## build 98
// cache
module cache
(
    input clk,
    input rst,
    input  [11:0]  cpu_adr,
    input  [127:0] cpu_dat_m,
    input  [15:0]  cpu_sel,
    input          cpu_cyc,
    input          cpu_stb,
    input          cpu_we,
    output [127:0] cpu_dat_s,
    output         cpu_ack,
    output         cpu_rty,
    output [11:0]  mem_adr,
    output [127:0] mem_dat_m,
    output [15:0]  mem_sel,
    output         mem_cyc,
    output         mem_stb,
    output         mem_we,
    input  [127:0] mem_dat_s,
    input          mem_ack,
    input          mem_rty
);
logic way0_write;
logic v0_write;
logic v0_in;
logic dirty0_write;
logic dirty0_in;
logic way1_write;
logic v1_write;
logic v1_in;
logic dirty1_write;
logic dirty1_in;
logic lru_write;
logic lru_in;
logic lru_out;
logic datainmux_sel;
logic memaddrmux_sel;
logic dirty;
logic hit;
logic hit0;
logic load_mar;
logic load_mdr;
logic [15:0] adr_i_cpu;
  ...
make LEC_CHECK=0 CAP_MARGIN=20 CORE_MARGIN=2 CORE_UTILIZATION=66 CTS_CLUSTER_SIZE=63 SLEW_MARGIN=20 finish   # period 4.0 ns
run.sh (not shown) runs the stock make flow with config.mk's settings and CLKGATE_MAP_FILE=.
STATUS run=build 98 STAGES=ALL_DONE FINAL_CHECKS=FAILED CAUSE=setup timing
Inputs modified between build 98 and build 73:
diff --git a/flow/config.mk b/flow/config.mk
--- a/flow/config.mk
+++ b/flow/config.mk
@@ -7,6 +7,8 @@
 export LEC_CHECK = 0
 export CAP_MARGIN = 20
-export CORE_MARGIN = 2
-export CORE_UTILIZATION = 66
-export CTS_CLUSTER_SIZE = 63
+export CORE_ASPECT_RATIO = 0.73
+export CORE_MARGIN = 10
+export CORE_UTILIZATION = 48
+export GPL_ROUTABILITY_DRIVEN = 0
+export HOLD_SLACK_MARGIN = 0.22
 export SLEW_MARGIN = 20
==> flow/constraint.sdc <==
create_clock -name core_clock -period 7.5 [get_ports {clk}]
set_input_delay 1.5000 -clock core_clock [delete_from_list [all_inputs] [get_ports {clk}]]
set_output_delay 1.5000 -clock core_clock [all_outputs]
set_load 0.01 [all_outputs]
Notes after the runs:
- STATUS run=build 73 STAGES=ALL_DONE FINAL_CHECKS=FAILED CAUSE=setup timing
- Build 98 reports its critical path launch point as cache_datapath1.mar.data[5] while build 73 reports cpu_adr[2].
- From build 98 to build 73 the numbers moved as follows: number of global-route vias before repair went down, row count essentially unchanged, post-DP HPWL now smaller, total wire length after detailed routing shrank by about 4%.
What build 20 does differently from build 73 at the input level:
==> flow/config.mk <==
export PLATFORM = sky130hd
export DESIGN_NAME = cache
export DESIGN_NICKNAME = cache
export VERILOG_FILES = /design/flow/design.v
export SDC_FILE = /design/flow/constraint.sdc
export NUM_CORES = 4
export LEC_CHECK = 0
export ABC_AREA = 1
export CAP_MARGIN = 20
export CELL_PAD_IN_SITES_DETAIL_PLACEMENT = 2
export CORE_ASPECT_RATIO = 1.13
export CORE_MARGIN = 10
export CORE_UTILIZATION = 48
export CTS_CLUSTER_DIAMETER = 40
export GPL_ROUTABILITY_DRIVEN = 1
export GPL_TIMING_DRIVEN = 1
export HOLD_SLACK_MARGIN = -0.08
export MAX_ROUTING_LAYER = met5
export MIN_ROUTING_LAYER = met2
export PLACE_DENSITY = 0.9
export SETUP_SLACK_MARGIN = 2.81
export SLEW_MARGIN = 20
==> flow/constraint.sdc <==
create_clock -name core_clock -period 10.2 [get_ports {clk}]
set_input_delay 2.0400 -clock core_clock [delete_from_list [all_inputs] [get_ports {clk}]]
set_output_delay 2.0400 -clock core_clock [all_outputs]
set_load 0.01 [all_outputs]
--- outcome ---
[build 20 vs build 73] chip area estimate from yosys synthesis: higher in build 20
Build 20 vs build 73 — mux cell area share after synthesis dropped 2.3 points.
The flow ended early for build 20: it failed with a tool error in 4_1_cts.
Against build 73, post-synthesis cell count from yosys in build 20 rose by more than 10%.
From build 20 to build 73, count of buffers inserted at the top-level ports did not move at all.
Build 20 against build 73; die area is up by a few percent.
Edits applied to the flow inputs when going from build 20 to build 75:
==> flow/config.mk <==
export PLATFORM = sky130hd
export DESIGN_NAME = cache
export DESIGN_NICKNAME = cache
export VERILOG_FILES = /design/flow/design.v
export SDC_FILE = /design/flow/constraint.sdc
export NUM_CORES = 4
export LEC_CHECK = 0
export ABC_AREA = 1
export CAP_MARGIN = 15
export CORE_MARGIN = 2
export CORE_UTILIZATION = 72
export CTS_CLUSTER_DIAMETER = 31
export CTS_CLUSTER_SIZE = 15
export GPL_ROUTABILITY_DRIVEN = 0
export PLACE_DENSITY_LB_ADDON = 0.14
export SETUP_SLACK_MARGIN = 0.46
export SLEW_MARGIN = 20
==> flow/constraint.sdc <==
create_clock -name core_clock -period 1.91 [get_ports {clk}]
set_input_delay 0.3820 -clock core_clock [delete_from_list [all_inputs] [get_ports {clk}]]
set_output_delay 0.3820 -clock core_clock [all_outputs]
set_load 0.01 [all_outputs]
Notes after the runs:
- The log for build 75 ends in 5_1_grt with error GRT-0116, so the run never completed.
- Summary of build 75 over build 20: placed wire-length estimate fell 46%; die size decreased by 37% relative to the old numbers; cell count after placement flat; chip height fell by 25%; area of placed instances went up by about 10%.
> inputs changed (build 75 -> build 40)
==> flow/config.mk <==
export PLATFORM = sky130hd
export DESIGN_NAME = cache
export DESIGN_NICKNAME = cache
export VERILOG_FILES = /design/flow/design.v
export SDC_FILE = /design/flow/constraint.sdc
export NUM_CORES = 4
export LEC_CHECK = 0
export CAP_MARGIN = 20
export CORE_MARGIN = 2
export CORE_UTILIZATION = 40
export PLACE_DENSITY = 0.6
export SETUP_SLACK_MARGIN = 0.2
export SLEW_MARGIN = 20
==> flow/constraint.sdc <==
create_clock -name core_clock -period 6.95 [get_ports {clk}]
set_input_delay 1.3900 -clock core_clock [delete_from_list [all_inputs] [get_ports {clk}]]
set_output_delay 1.3900 -clock core_clock [all_outputs]
set_load 0.01 [all_outputs]
==> comparison <==
Build 40 went all the way through synthesis, placement and routing and the layout is clean on timing, DRC and antenna. Diff build 40 and build 75: effective utilization at floorplan lower in build 40. What build 40 reported for number of cell instances after yosys synthesis has to be multiplied by 1.12 to get the figure for build 75. Going from build 75 to build 40, the buffer count from post-CTS setup fixing was found to have gone down by 91. Looking at synthesized area across both flows, build 40 is the stronger of the two, with build 75 trailing. Build 40: number of placed cells counting well taps about 1% below build 75. In build 40, mux contribution to synthesized area is higher than in build 75.

* * *

## quartz
cache again, from the RTL that the note above started with.
// cache
module cache
(
    input clk,
    input rst,
    input  [11:0]  cpu_adr,
    input  [127:0] cpu_dat_m,
    input  [15:0]  cpu_sel,
    input          cpu_cyc,
    input          cpu_stb,
    input          cpu_we,
    output [127:0] cpu_dat_s,
    output         cpu_ack,
    output         cpu_rty,
    output [11:0]  mem_adr,
    output [127:0] mem_dat_m,
    output [15:0]  mem_sel,
    output         mem_cyc,
    output         mem_stb,
    output         mem_we,
    input  [127:0] mem_dat_s,
    input          mem_ack,
    input          mem_rty
);
make LEC_CHECK=0 CAP_MARGIN=20 CELL_PAD_IN_SITES_DETAIL_PLACEMENT=2 CELL_PAD_IN_SITES_GLOBAL_PLACEMENT=1 CORE_ASPECT_RATIO=1.05 CORE_MARGIN=5 CORE_UTILIZATION=24 CTS_CLUSTER_DIAMETER=212 GPL_TIMING_DRIVEN=1 HOLD_SLACK_MARGIN=0.11 MIN_ROUTING_LAYER=met1 PLACE_DENSITY=0.6 SETUP_SLACK_MARGIN=1.31 SLEW_MARGIN=40 TNS_END_PERCENT=55 finish   # period 7.5 ns
The following lists how garnet was set up differently from quartz:
Settings: a change of CAP_MARGIN from 20 to 40; a deleted CTS_CLUSTER_DIAMETER that had been 212; a change of GPL_TIMING_DRIVEN from 1 to 0; an added GPL_ROUTABILITY_DRIVEN of 1; a change of CELL_PAD_IN_SITES_DETAIL_PLACEMENT from 2 to 0; a change of SLEW_MARGIN from 40 to 0; a change of SETUP_SLACK_MARGIN from 1.31 to -0.29; a change of HOLD_SLACK_MARGIN from 0.11 to -0.03; a change of TNS_END_PERCENT from 55 to 65; a change of CORE_UTILIZATION from 24 to 40; an added ABC_AREA of 1; an added PLACE_DENSITY_LB_ADDON of 0.0; a deleted PLACE_DENSITY that had been 0.6; a change of CORE_MARGIN from 5 to 2; a deleted MIN_ROUTING_LAYER that had been met1; a deleted CORE_ASPECT_RATIO that had been 1.05; a change of CELL_PAD_IN_SITES_GLOBAL_PLACEMENT from 1 to 3; a change of the clock period (ns, I/O delays scaled along) from 7.5 to 6.95.
Results
The sole clean run among garnet and quartz is quartz. In garnet the count of mapped cells out of synthesis turned out 12% higher than in quartz. garnet ends up with lower worst-path maximum fanout than quartz does. Compared with quartz, garnet has less setup slack. When garnet is set beside quartz, its total non-filler cell area in the finished layout turns out to be about 1.6% smaller. The die outline width reported for garnet is smaller than that of quartz by 20%. garnet vs quartz, capturing element of the worst setup path: mem_dat_m[86] vs cpu_dat_s[12].
Input changes introduced in harbor (baseline for comparison: garnet):
Settings: SETUP_SLACK_MARGIN: -0.29 -> 2.81; CORE_MARGIN: 2 -> 10; CORE_ASPECT_RATIO: unset -> 0.73; TNS_END_PERCENT: 65 -> unset; CELL_PAD_IN_SITES_DETAIL_PLACEMENT: 0 -> 2; CELL_PAD_IN_SITES_GLOBAL_PLACEMENT: 3 -> unset; CAP_MARGIN: 40 -> 20; PLACE_DENSITY_LB_ADDON: 0.0 -> unset; GPL_TIMING_DRIVEN: 0 -> unset; SLEW_MARGIN: 0 -> 20; PLACE_DENSITY: unset -> 0.9; CTS_CLUSTER_DIAMETER: unset -> 137; GPL_ROUTABILITY_DRIVEN: 1 -> 0; CORE_UTILIZATION: 40 -> 48; HOLD_SLACK_MARGIN: -0.03 -> -0.08; the clock period (ns, I/O delays scaled along): 6.95 -> 10.2.
Findings:
- Y dimension of the die for harbor: about 19% down relative to garnet
- NOTE number of cells in the design after placement garnet->harbor decreased by more than 10%
- Run status, harbor: aborted in clock tree synthesis (4_1_cts), error DPL-0033
- Measured against each other, garnet and harbor differ in die size, the higher figure coming from garnet.
- Worst slack after detailed placement: harbor > garnet
- Diff garnet -> harbor: placed instance area fell by about 6%, number of buffer cells added on primary ports rose by 3.1%.
## Diff of input files: zinc against harbor
Settings: HOLD_SLACK_MARGIN no longer set, was -0.08; SETUP_SLACK_MARGIN now 1.21, was 2.81; CORE_UTILIZATION now 64, was 48; PLACE_DENSITY no longer set, was 0.9; CORE_ASPECT_RATIO no longer set, was 0.73; CELL_PAD_IN_SITES_DETAIL_PLACEMENT no longer set, was 2; CTS_CLUSTER_DIAMETER no longer set, was 137; GPL_ROUTABILITY_DRIVEN no longer set, was 0; ABC_AREA no longer set, was 1; CORE_MARGIN now 2, was 10; the clock period (ns, I/O delays scaled along) now 4.38, was 10.2.
Notes after the runs:
- [zinc] flow finished | final checks: failed | reasons: negative setup slack
- Core box area (zinc vs. harbor) decreases by more than a quarter
- Worst setup slack after placement: zinc < harbor
- Area reported by Yosys stat went down by a few percent going from harbor to zinc.
- zinc gives less basic-gate share of the synthesized area counting and, or, nand and nor cells than harbor did.
- The die size reported for zinc is smaller than that of harbor by about 30%.
- Sort zinc and harbor by area fraction in compound gates, descending, and harbor comes first.
diff inputs: zinc => sierra
Settings: GPL_TIMING_DRIVEN now 1, previously not set; TNS_END_PERCENT now 55, previously not set; SETUP_SLACK_MARGIN now 1.31, was 1.21; PLACE_DENSITY now 0.6, previously not set; MIN_ROUTING_LAYER now met1, previously not set; CORE_UTILIZATION now 24, was 64; SLEW_MARGIN now 40, was 20; CORE_MARGIN now 4, was 2; CELL_PAD_IN_SITES_GLOBAL_PLACEMENT now 1, previously not set; CORE_ASPECT_RATIO now 1.05, previously not set; CELL_PAD_IN_SITES_DETAIL_PLACEMENT now 2, previously not set; HOLD_SLACK_MARGIN now 0.11, previously not set; the clock period (ns, I/O delays scaled along) now 7.5, was 4.38.
Notes after the runs:
sierra: full flow OK, the timing, DRC and antenna checks passed
sierra ends up with a fraction of power spent switching nets that is 0.88 points higher than in zinc.
Going from zinc to sierra, logic depth of the worst setup path including buffers up 3; layout sequential cell count did not really move; share of total power in the clock network +1.5 points; worst vdd rail ir drop went down 210 µV.
Against zinc as the reference, sierra delivers a lower maximum single-stage delay on the critical path.
Per the comparison of sierra with zinc, count of flip-flops with a built-in enable after synthesis shows no meaningful change, power shows a reduction of 41%.
sierra reports its slowest library cell on the worst path as sky130_fd_sc_hd__clkdlybuf4s50_1 while zinc reports sky130_fd_sc_hd__or3b_2.
Power is estimated from default activity; no workload was simulated.
